==> lagoon <==
## iir_variable_filter
module iir_variable_filter
#(
    parameter DATA_IN_WIDTH  = 16,
    parameter DATA_OUT_WIDTH = 32,
    parameter TAP_WIDTH      = 16,
    parameter FF_TAP_COUNT   = 4,
    parameter FB_TAP_COUNT   = 3,
    parameter NUM_LP_FILTERS = 20
)
(
    input  wire                               clk,
    input  wire                               reset_n,
    input  wire        [8:0]                  filter_index,
    input  wire signed [DATA_IN_WIDTH-1:0]    data_in,
    output wire signed [DATA_OUT_WIDTH-1:0]   data_out
);
    wire [FF_TAP_COUNT*TAP_WIDTH-1:0] B_flat;
    wire [FB_TAP_COUNT*TAP_WIDTH-1:0] A_flat;
    coeff_selector #(
        .TAP_WIDTH(TAP_WIDTH),
        .FF_TAP_COUNT(FF_TAP_COUNT),
        .FB_TAP_COUNT(FB_TAP_COUNT),
        .NUM_LP_FILTERS(NUM_LP_FILTERS)
    ) coeff_sel (
        .filter_index(filter_index),
        .B_flat(B_flat),
        .A_flat(A_flat)
    );
    iir_filter #(
        .DATA_IN_WIDTH(DATA_IN_WIDTH),
        .DATA_OUT_WIDTH(DATA_OUT_WIDTH),
        .TAP_WIDTH(TAP_WIDTH),
        .FF_TAP_COUNT(FF_TAP_COUNT),
        .FB_TAP_COUNT(FB_TAP_COUNT)
    ) IIR (
        .clk(clk),
        .reset_n(reset_n),
  ...
clock: 15.0 ns
lec_check: 0
cap_margin: 20
core_margin: 2
core_utilization: 63
cts_cluster_diameter: 393
cts_cluster_size: 98
slew_margin: 20
run.sh (not shown) runs the stock make flow with config.mk's settings and CLKGATE_MAP_FILE=.
==> willow: changes against lagoon <==
--- a/flow/config.mk
+++ b/flow/config.mk
@@ -9,5 +9,3 @@
 export CORE_MARGIN = 2
-export CORE_UTILIZATION = 63
-export CTS_CLUSTER_DIAMETER = 393
-export CTS_CLUSTER_SIZE = 98
+export CORE_UTILIZATION = 9
 export SLEW_MARGIN = 20
==> flow/constraint.sdc (replaced) <==
create_clock -name core_clock -period 16.0 [get_ports {clk}]
set_input_delay 3.2000 -clock core_clock [delete_from_list [all_inputs] [get_ports {clk}]]
set_output_delay 3.2000 -clock core_clock [all_outputs]
set_load 0.01 [all_outputs]
==> impl_metrics.env <==
# yosys + openroad results
export IMPL_warnings=46
export IMPL_max_slew_margin_pct=26.1
export IMPL_design_core_area_um2=827000
export IMPL_detailedPlace_worstSlack_ns=-0.0286
export IMPL_period_needed_ns=15.55
export IMPL_cp_num_buf_inv=12
export IMPL_detail_route_wirelength_met1_mm=100
export IMPL_run_status="finished clean"
That was willow.
==> impl_metrics.env <==
# yosys + openroad results
export IMPL_design_core_area_um2=118000
export IMPL_post_dp_hpwl_mm=199
export IMPL_cp_num_buf_inv=15
export IMPL_detailedPlace_worstSlack_ns=-0.676
export IMPL_max_slew_margin_pct=28.7
export IMPL_warnings=48
export IMPL_period_needed_ns=14.53
export IMPL_min_delay_start="IIR.y_delay[0][4]"
export IMPL_ys_flop_type="sky130_fd_sc_hd__dfrtp_1"
export IMPL_run_status="finished clean"
export IMPL_fin_skew_ns=0.0290
export IMPL_grt_most_used_layer="met2"
export IMPL_place_area_um2=79600
export IMPL_detail_route_wirelength_met1_mm=87.0
export IMPL_finalWirelength_mm=236
That was lagoon.

---

==> exp/umber <==
iir_variable_filter again, from the RTL that the note above started with.
Design iir_variable_filter, start of the top module:
module iir_variable_filter
#(
    parameter DATA_IN_WIDTH  = 16,
    parameter DATA_OUT_WIDTH = 32,
    parameter TAP_WIDTH      = 16,
    parameter FF_TAP_COUNT   = 4,
    parameter FB_TAP_COUNT   = 3,
    parameter NUM_LP_FILTERS = 20
)
(
    input  wire                               clk,
    input  wire                               reset_n,
    input  wire        [8:0]                  filter_index,
    input  wire signed [DATA_IN_WIDTH-1:0]    data_in,
    output wire signed [DATA_OUT_WIDTH-1:0]   data_out
);
make LEC_CHECK=0 CAP_MARGIN=20 CORE_MARGIN=6 CORE_UTILIZATION=49 CTS_CLUSTER_DIAMETER=296 CTS_CLUSTER_SIZE=98 GPL_ROUTABILITY_DRIVEN=0 GPL_TIMING_DRIVEN=1 HOLD_SLACK_MARGIN=0.24 MAX_ROUTING_LAYER=met5 MIN_ROUTING_LAYER=met1 PLACE_DENSITY=0.46 SLEW_MARGIN=5 TNS_END_PERCENT=25 finish   # period 16.8 ns
==> inputs of exp/yarrow, as changes to exp/umber <==
CORE_MARGIN = 2   (was 6)
CORE_UTILIZATION = 71   (was 49)
CTS_CLUSTER_DIAMETER = unset   (was 296)
CTS_CLUSTER_SIZE = unset   (was 98)
GPL_ROUTABILITY_DRIVEN = unset   (was 0)
GPL_TIMING_DRIVEN = unset   (was 1)
HOLD_SLACK_MARGIN = -0.09   (was 0.24)
MAX_ROUTING_LAYER = unset   (was met5)
MIN_ROUTING_LAYER = unset   (was met1)
PLACE_DENSITY = unset   (was 0.46)
SLEW_MARGIN = 20   (was 5)
TNS_END_PERCENT = unset   (was 25)
==> flow/constraint.sdc (replaced) <==
create_clock -name core_clock -period 12.5 [get_ports {clk}]
set_input_delay 2.5000 -clock core_clock [delete_from_list [all_inputs] [get_ports {clk}]]
set_output_delay 2.5000 -clock core_clock [all_outputs]
set_load 0.01 [all_outputs]
==> inputs of exp/zinc, as changes to exp/umber <==
ABC_AREA = 1   (was unset)
CORE_MARGIN = 2   (was 6)
CORE_UTILIZATION = 40   (was 49)
CTS_CLUSTER_DIAMETER = unset   (was 296)
CTS_CLUSTER_SIZE = unset   (was 98)
GPL_ROUTABILITY_DRIVEN = unset   (was 0)
GPL_TIMING_DRIVEN = unset   (was 1)
HOLD_SLACK_MARGIN = unset   (was 0.24)
MAX_ROUTING_LAYER = unset   (was met5)
MIN_ROUTING_LAYER = unset   (was met1)
PLACE_DENSITY = unset   (was 0.46)
SETUP_SLACK_MARGIN = 3.52   (was unset)
SLEW_MARGIN = 10   (was 5)
TNS_END_PERCENT = unset   (was 25)
==> flow/constraint.sdc (replaced) <==
create_clock -name core_clock -period 15.0 [get_ports {clk}]
set_input_delay 3.0000 -clock core_clock [delete_from_list [all_inputs] [get_ports {clk}]]
set_output_delay 3.0000 -clock core_clock [all_outputs]
set_load 0.01 [all_outputs]
==> reports/metrics.yaml <==
outcome:
  status: "complete, no violations"
synth:
  avgSynthCellArea_sq_um: 9.29
  floorplan.nets: 10600
worst_setup_path:
  path_max_fanout: 13
  path_depth: 42
cells_and_area:
  n_all_inverters: 2338
  clock_buffers: 18
[end of results for exp/umber]
==> reports/metrics.yaml <==
worst_setup_path:
  path_depth: 56
  path_max_fanout: 7
  critPathSlowestCell: "fa_2"
synth:
  avgSynthCellArea_sq_um: 8.61
  floorplan.nets: 11200
cells_and_area:
  clock_buffers: 22
outcome:
  status: "complete, no violations"
[end of results for exp/zinc]
==> reports/metrics.yaml <==
outcome:
  status: "finished with violations"
  so.violations: "setup timing"
cells_and_area:
  fin_nets: 11100
  nMultiInputCombCells: 5187
  n_all_inverters: 2338
  numSequentialCells: 121
  clock_buffers: 17
worst_setup_path:
  crit_top_cell: "fa_1"
  path_max_fanout: 6
  path_depth: 45
final_timing:
  fin_ws_ns: -0.665
  final-setup-viol-count: 9
[end of results for exp/yarrow]

---

==> indigo <==
==> flow/design.v <==
module coeff_selector #(
    parameter TAP_WIDTH      = 32,
    parameter FF_TAP_COUNT   = 4,
    parameter FB_TAP_COUNT   = 3,
    parameter NUM_LP_FILTERS   = 20
)
(
    input  logic [8:0]           filter_index,   
    output logic [FF_TAP_COUNT*TAP_WIDTH-1:0]   B_flat,        
    output logic [FB_TAP_COUNT*TAP_WIDTH-1:0]   A_flat         
);
    logic signed [TAP_WIDTH-1:0] mem [0:NUM_LP_FILTERS*2*FF_TAP_COUNT-1];
    initial begin
        mem[0*8+0*4+0] = 2;
        mem[0*8+0*4+1] = 6;
        mem[0*8+0*4+2] = 6;
        mem[0*8+0*4+3] = 2;
        mem[0*8+1*4+0] = -22432;
        mem[0*8+1*4+1] = 20560;
        mem[0*8+1*4+2] = -6303;
        mem[0*8+1*4+3] = 0;
        mem[1*8+0*4+0] = 14;
        mem[1*8+0*4+1] = 43;
        mem[1*8+0*4+2] = 43;
        mem[1*8+0*4+3] = 14;
        mem[1*8+1*4+0] = -20298;
        mem[1*8+1*4+1] = 17066;
        mem[1*8+1*4+2] = -4845;
        mem[1*8+1*4+3] = 0;
        mem[2*8+0*4+0] = 43;
        mem[2*8+0*4+1] = 130;
        mem[2*8+0*4+2] = 130;
        mem[2*8+0*4+3] = 43;
        mem[2*8+1*4+0] = -18179;
        mem[2*8+1*4+1] = 14050;
        mem[2*8+1*4+2] = -3715;
        mem[2*8+1*4+3] = 0;
        mem[3*8+0*4+0] = 92;
        mem[3*8+0*4+1] = 278;
        mem[3*8+0*4+2] = 278;
        mem[3*8+0*4+3] = 92;
        mem[3*8+1*4+0] = -16080;
        mem[3*8+1*4+1] = 11468;
        mem[3*8+1*4+2] = -2837;
        mem[3*8+1*4+3] = 0;
        mem[4*8+0*4+0] = 164;
        mem[4*8+0*4+1] = 493;
        mem[4*8+0*4+2] = 493;
        mem[4*8+0*4+3] = 164;
        mem[4*8+1*4+0] = -14004;
        mem[4*8+1*4+1] = 9282;
        mem[4*8+1*4+2] = -2154;
        mem[4*8+1*4+3] = 0;
        mem[5*8+0*4+0] = 259;
        mem[5*8+0*4+1] = 778;
        mem[5*8+0*4+2] = 778;
        mem[5*8+0*4+3] = 259;
        mem[5*8+1*4+0] = -11952;
        mem[5*8+1*4+1] = 7457;
        mem[5*8+1*4+2] = -1620;
        mem[5*8+1*4+3] = 0;
        mem[6*8+0*4+0] = 378;
        mem[6*8+0*4+1] = 1136;
        mem[6*8+0*4+2] = 1136;
        mem[6*8+0*4+3] = 378;
        mem[6*8+1*4+0] = -9922;
        mem[6*8+1*4+1] = 5962;
        mem[6*8+1*4+2] = -1201;
        mem[6*8+1*4+3] = 0;
        mem[7*8+0*4+0] = 523;
        mem[7*8+0*4+1] = 1569;
        mem[7*8+0*4+2] = 1569;
        mem[7*8+0*4+3] = 523;
        mem[7*8+1*4+0] = -7911;
        mem[7*8+1*4+1] = 4773;
        mem[7*8+1*4+2] = -868;
        mem[7*8+1*4+3] = 0;
        mem[8*8+0*4+0] = 692;
        mem[8*8+0*4+1] = 2078;
        mem[8*8+0*4+2] = 2078;
        mem[8*8+0*4+3] = 692;
        mem[8*8+1*4+0] = -5918;
        mem[8*8+1*4+1] = 3868;
        mem[8*8+1*4+2] = -599;
        mem[8*8+1*4+3] = 0;
        mem[9*8+0*4+0] = 888;
        mem[9*8+0*4+1] = 2666;
        mem[9*8+0*4+2] = 2666;
        mem[9*8+0*4+3] = 888;
        mem[9*8+1*4+0] = -3937;
        mem[9*8+1*4+1] = 3232;
        mem[9*8+1*4+2] = -376;
        mem[9*8+1*4+3] = 0;
        mem[10*8+0*4+0] = 1112;
        mem[10*8+0*4+1] = 3337;
        mem[10*8+0*4+2] = 3337;
        mem[10*8+0*4+3] = 1112;
        mem[10*8+1*4+0] = -1966;
        mem[10*8+1*4+1] = 2855;
        mem[10*8+1*4+2] = -181;
        mem[10*8+1*4+3] = 0;
        mem[11*8+0*4+0] = 1365;
        mem[11*8+0*4+1] = 4095;
        mem[11*8+0*4+2] = 4095;
        mem[11*8+0*4+3] = 1365;
        mem[11*8+1*4+0] = -0;
        mem[11*8+1*4+1] = 2730;
        mem[11*8+1*4+2] = -0;
        mem[11*8+1*4+3] = 0;
        mem[12*8+0*4+0] = 1649;
        mem[12*8+0*4+1] = 4948;
        mem[12*8+0*4+2] = 4948;
        mem[12*8+0*4+3] = 1649;
        mem[12*8+1*4+0] = 1966;
        mem[12*8+1*4+1] = 2855;
        mem[12*8+1*4+2] = 181;
        mem[12*8+1*4+3] = 0;
        mem[13*8+0*4+0] = 1967;
        mem[13*8+0*4+1] = 5901;
        mem[13*8+0*4+2] = 5901;
        mem[13*8+0*4+3] = 1967;
        mem[13*8+1*4+0] = 3937;
        mem[13*8+1*4+1] = 3232;
        mem[13*8+1*4+2] = 376;
        mem[13*8+1*4+3] = 0;
        mem[14*8+0*4+0] = 2322;
        mem[14*8+0*4+1] = 6966;
        mem[14*8+0*4+2] = 6966;
        mem[14*8+0*4+3] = 2322;
        mem[14*8+1*4+0] = 5918;
        mem[14*8+1*4+1] = 3868;
        mem[14*8+1*4+2] = 599;
        mem[14*8+1*4+3] = 0;
        mem[15*8+0*4+0] = 2718;
        mem[15*8+0*4+1] = 8154;
        mem[15*8+0*4+2] = 8154;
        mem[15*8+0*4+3] = 2718;
        mem[15*8+1*4+0] = 7911;
        mem[15*8+1*4+1] = 4773;
        mem[15*8+1*4+2] = 868;
        mem[15*8+1*4+3] = 0;
        mem[16*8+0*4+0] = 3159;
        mem[16*8+0*4+1] = 9479;
        mem[16*8+0*4+2] = 9479;
        mem[16*8+0*4+3] = 3159;
        mem[16*8+1*4+0] = 9922;
        mem[16*8+1*4+1] = 5962;
        mem[16*8+1*4+2] = 1201;
        mem[16*8+1*4+3] = 0;
        mem[17*8+0*4+0] = 3652;
        mem[17*8+0*4+1] = 10958;
        mem[17*8+0*4+2] = 10958;
        mem[17*8+0*4+3] = 3652;
        mem[17*8+1*4+0] = 11952;
        mem[17*8+1*4+1] = 7457;
        mem[17*8+1*4+2] = 1620;
        mem[17*8+1*4+3] = 0;
        mem[18*8+0*4+0] = 4204;
        mem[18*8+0*4+1] = 12612;
        mem[18*8+0*4+2] = 12612;
        mem[18*8+0*4+3] = 4204;
        mem[18*8+1*4+0] = 14004;
        mem[18*8+1*4+1] = 9282;
        mem[18*8+1*4+2] = 2154;
        mem[18*8+1*4+3] = 0;
        mem[19*8+0*4+0] = 4822;
        mem[19*8+0*4+1] = 14467;
        mem[19*8+0*4+2] = 14467;
        mem[19*8+0*4+3] = 4822;
        mem[19*8+1*4+0] = 16080;
        mem[19*8+1*4+1] = 11468;
        mem[19*8+1*4+2] = 2837;
        mem[19*8+1*4+3] = 0;
    end
    always_comb begin
        B_flat = '0;
        A_flat = '0;
        if (filter_index < NUM_LP_FILTERS) begin
            B_flat[0*TAP_WIDTH +: TAP_WIDTH] = mem[filter_index*8+0*4+0];
            B_flat[1*TAP_WIDTH +: TAP_WIDTH] = mem[filter_index*8+0*4+1];
            B_flat[2*TAP_WIDTH +: TAP_WIDTH] = mem[filter_index*8+0*4+2];
            B_flat[3*TAP_WIDTH +: TAP_WIDTH] = mem[filter_index*8+0*4+3];
            A_flat[0*TAP_WIDTH +: TAP_WIDTH] = mem[filter_index*8+1*4+0];
            A_flat[1*TAP_WIDTH +: TAP_WIDTH] = mem[filter_index*8+1*4+1];
            A_flat[2*TAP_WIDTH +: TAP_WIDTH] = mem[filter_index*8+1*4+2];
        end
    end
endmodule
module iir_filter 
#(
    parameter DATA_IN_WIDTH  = 16,
    parameter DATA_OUT_WIDTH = 32,
    parameter TAP_WIDTH      = 16,
    parameter FF_TAP_COUNT   = 4,
    parameter FB_TAP_COUNT   = 3
)
(
    input  wire                               clk,
    input  wire                               reset_n,
    input  wire   signed [DATA_IN_WIDTH-1:0]  data_in,
    output wire    signed [DATA_OUT_WIDTH-1:0] data_out,
    input  wire   [FF_TAP_COUNT*TAP_WIDTH-1:0] B_flat,
    input  wire   [FB_TAP_COUNT*TAP_WIDTH-1:0] A_flat
);
    reg signed [DATA_IN_WIDTH-1:0] x_delay [0:FF_TAP_COUNT-2];
    reg signed [DATA_OUT_WIDTH-1:0] y_delay [0:FF_TAP_COUNT-2];
    wire signed [DATA_OUT_WIDTH-1:0] w_product_a [0:FB_TAP_COUNT-1];
    wire signed [DATA_OUT_WIDTH-1:0] w_product_b [0:FF_TAP_COUNT-1];
    integer i, j;
    wire signed [DATA_OUT_WIDTH-1:0] sum;
    reg signed [DATA_IN_WIDTH-1:0] r_x;
    reg signed [DATA_OUT_WIDTH-1:0] data_out_reg;
    wire signed [TAP_WIDTH-1:0] B [0:FF_TAP_COUNT-1] ;
    wire signed [TAP_WIDTH-1:0] A [0:FB_TAP_COUNT-1] ;
    generate
        genvar k;
        for (k = 0; k < FF_TAP_COUNT; k = k + 1) begin : b_unpack
            assign B[k] = B_flat[k*TAP_WIDTH +: TAP_WIDTH];
        end
        for (k = 0; k < FB_TAP_COUNT; k = k + 1) begin : a_unpack
            assign A[k] = A_flat[k*TAP_WIDTH +: TAP_WIDTH];
        end
    endgenerate
    always @(posedge clk or negedge reset_n) begin
        if (!reset_n) begin
            for (i = 0; i < FF_TAP_COUNT-1; i = i + 1)
                x_delay[i] <= 0;
            for (j = 0; j < FF_TAP_COUNT-1; j = j + 1)
                y_delay[j] <= 0;
            r_x <= 0;
            data_out_reg <= 0;
        end else begin
            r_x <= data_in;
            for (i = 1; i < FF_TAP_COUNT-1; i = i + 1)
                x_delay[i] <= x_delay[i-1];
            x_delay[0] <= r_x;
            for (j = 1; j < FF_TAP_COUNT-1; j = j + 1)
                y_delay[j] <= y_delay[j-1];
            y_delay[0] <= sum >>> TAP_WIDTH-3;
            data_out_reg <= sum >>> TAP_WIDTH-3;
        end
    end
    generate
		 genvar o;
		 for (o = 0; o < FB_TAP_COUNT; o = o + 1) begin : a_loop
		 assign w_product_a[o] = (-(A[o]) * y_delay[o]);
		 end
    endgenerate
    generate
		 genvar c;
		 for (c = 1; c < FF_TAP_COUNT; c = c + 1) begin : b_loop
		 assign w_product_b[c] = B[c] * x_delay[c-1];
		 end
    endgenerate
    assign w_product_b[0] = B[0] * r_x;
    wire signed [DATA_OUT_WIDTH-1:0] sum_a = w_product_a[0]+w_product_a[1]+w_product_a[2];
    wire signed [DATA_OUT_WIDTH-1:0] sum_b = w_product_b[0]+w_product_b[1]+w_product_b[2]+w_product_b[3];
    assign sum = sum_a + sum_b;
    assign data_out = data_out_reg;
endmodule
module iir_variable_filter
#(
    parameter DATA_IN_WIDTH  = 16,
    parameter DATA_OUT_WIDTH = 32,
    parameter TAP_WIDTH      = 16,
    parameter FF_TAP_COUNT   = 4,
    parameter FB_TAP_COUNT   = 3,
    parameter NUM_LP_FILTERS = 20
)
(
    input  wire                               clk,
    input  wire                               reset_n,
    input  wire        [8:0]                  filter_index,
    input  wire signed [DATA_IN_WIDTH-1:0]    data_in,
    output wire signed [DATA_OUT_WIDTH-1:0]   data_out
);
    wire [FF_TAP_COUNT*TAP_WIDTH-1:0] B_flat;
    wire [FB_TAP_COUNT*TAP_WIDTH-1:0] A_flat;
    coeff_selector #(
        .TAP_WIDTH(TAP_WIDTH),
        .FF_TAP_COUNT(FF_TAP_COUNT),
        .FB_TAP_COUNT(FB_TAP_COUNT),
        .NUM_LP_FILTERS(NUM_LP_FILTERS)
    ) coeff_sel (
        .filter_index(filter_index),
        .B_flat(B_flat),
        .A_flat(A_flat)
    );
    iir_filter #(
        .DATA_IN_WIDTH(DATA_IN_WIDTH),
        .DATA_OUT_WIDTH(DATA_OUT_WIDTH),
        .TAP_WIDTH(TAP_WIDTH),
        .FF_TAP_COUNT(FF_TAP_COUNT),
        .FB_TAP_COUNT(FB_TAP_COUNT)
    ) IIR (
        .clk(clk),
        .reset_n(reset_n),
        .data_in(data_in),
        .data_out(data_out),
        .B_flat(B_flat),
        .A_flat(A_flat)
    );
endmodule
==> flow/run.sh <==
#!/bin/bash
# the make line also repeats each setting of config.mk as NAME=value (left out here)
make -C /OpenROAD-flow-scripts/flow DESIGN_CONFIG=/design/flow/config.mk WORK_HOME=/design/flow/orfs CLKGATE_MAP_FILE= finish
==> flow/config.mk <==
export PLATFORM = sky130hd
export DESIGN_NAME = iir_variable_filter
export DESIGN_NICKNAME = iir_variable_filter
export VERILOG_FILES = /design/flow/design.v
export SDC_FILE = /design/flow/constraint.sdc
export NUM_CORES = 4
export LEC_CHECK = 0
export ABC_AREA = 0
export CAP_MARGIN = 20
export CELL_PAD_IN_SITES_GLOBAL_PLACEMENT = 3
export CORE_ASPECT_RATIO = 1.45
export CORE_MARGIN = 2
export CORE_UTILIZATION = 40
export CTS_CLUSTER_SIZE = 16
export GPL_ROUTABILITY_DRIVEN = 0
export GPL_TIMING_DRIVEN = 0
export MAX_ROUTING_LAYER = met4
export MIN_ROUTING_LAYER = met1
export SETUP_SLACK_MARGIN = -0.2
export SLEW_MARGIN = 10
==> flow/constraint.sdc <==
create_clock -name core_clock -period 11.8 [get_ports {clk}]
set_input_delay 2.3600 -clock core_clock [delete_from_list [all_inputs] [get_ports {clk}]]
set_output_delay 2.3600 -clock core_clock [all_outputs]
set_load 0.01 [all_outputs]
==> violet (differences from indigo) <==
==> flow/config.mk (replaced) <==
export PLATFORM = sky130hd
export DESIGN_NAME = iir_variable_filter
export DESIGN_NICKNAME = iir_variable_filter
export VERILOG_FILES = /design/flow/design.v
export SDC_FILE = /design/flow/constraint.sdc
export NUM_CORES = 4
export LEC_CHECK = 0
export ABC_AREA = 1
export CAP_MARGIN = 20
export CORE_MARGIN = 2
export CORE_UTILIZATION = 72
export CTS_CLUSTER_DIAMETER = 306
export GPL_TIMING_DRIVEN = 1
export MAX_ROUTING_LAYER = met4
export MIN_ROUTING_LAYER = met1
export PLACE_DENSITY = 0.37
export SETUP_SLACK_MARGIN = -0.27
export SLEW_MARGIN = 30
export TNS_END_PERCENT = 25
==> flow/constraint.sdc (replaced) <==
create_clock -name core_clock -period 8.24 [get_ports {clk}]
set_input_delay 1.6480 -clock core_clock [delete_from_list [all_inputs] [get_ports {clk}]]
set_output_delay 1.6480 -clock core_clock [all_outputs]
set_load 0.01 [all_outputs]
==> summary of the runs <==
indigo finished with setup timing left. violet produced a layout that fails on setup timing. Of indigo and violet, violet has the higher critical path depth (gap 4). In indigo the non-clock buffer count is lower than in violet, by 602. The first-iteration DRC count of violet is 3.2 times that of indigo. Against violet, the global-route usage of indigo is lower by 24 points.
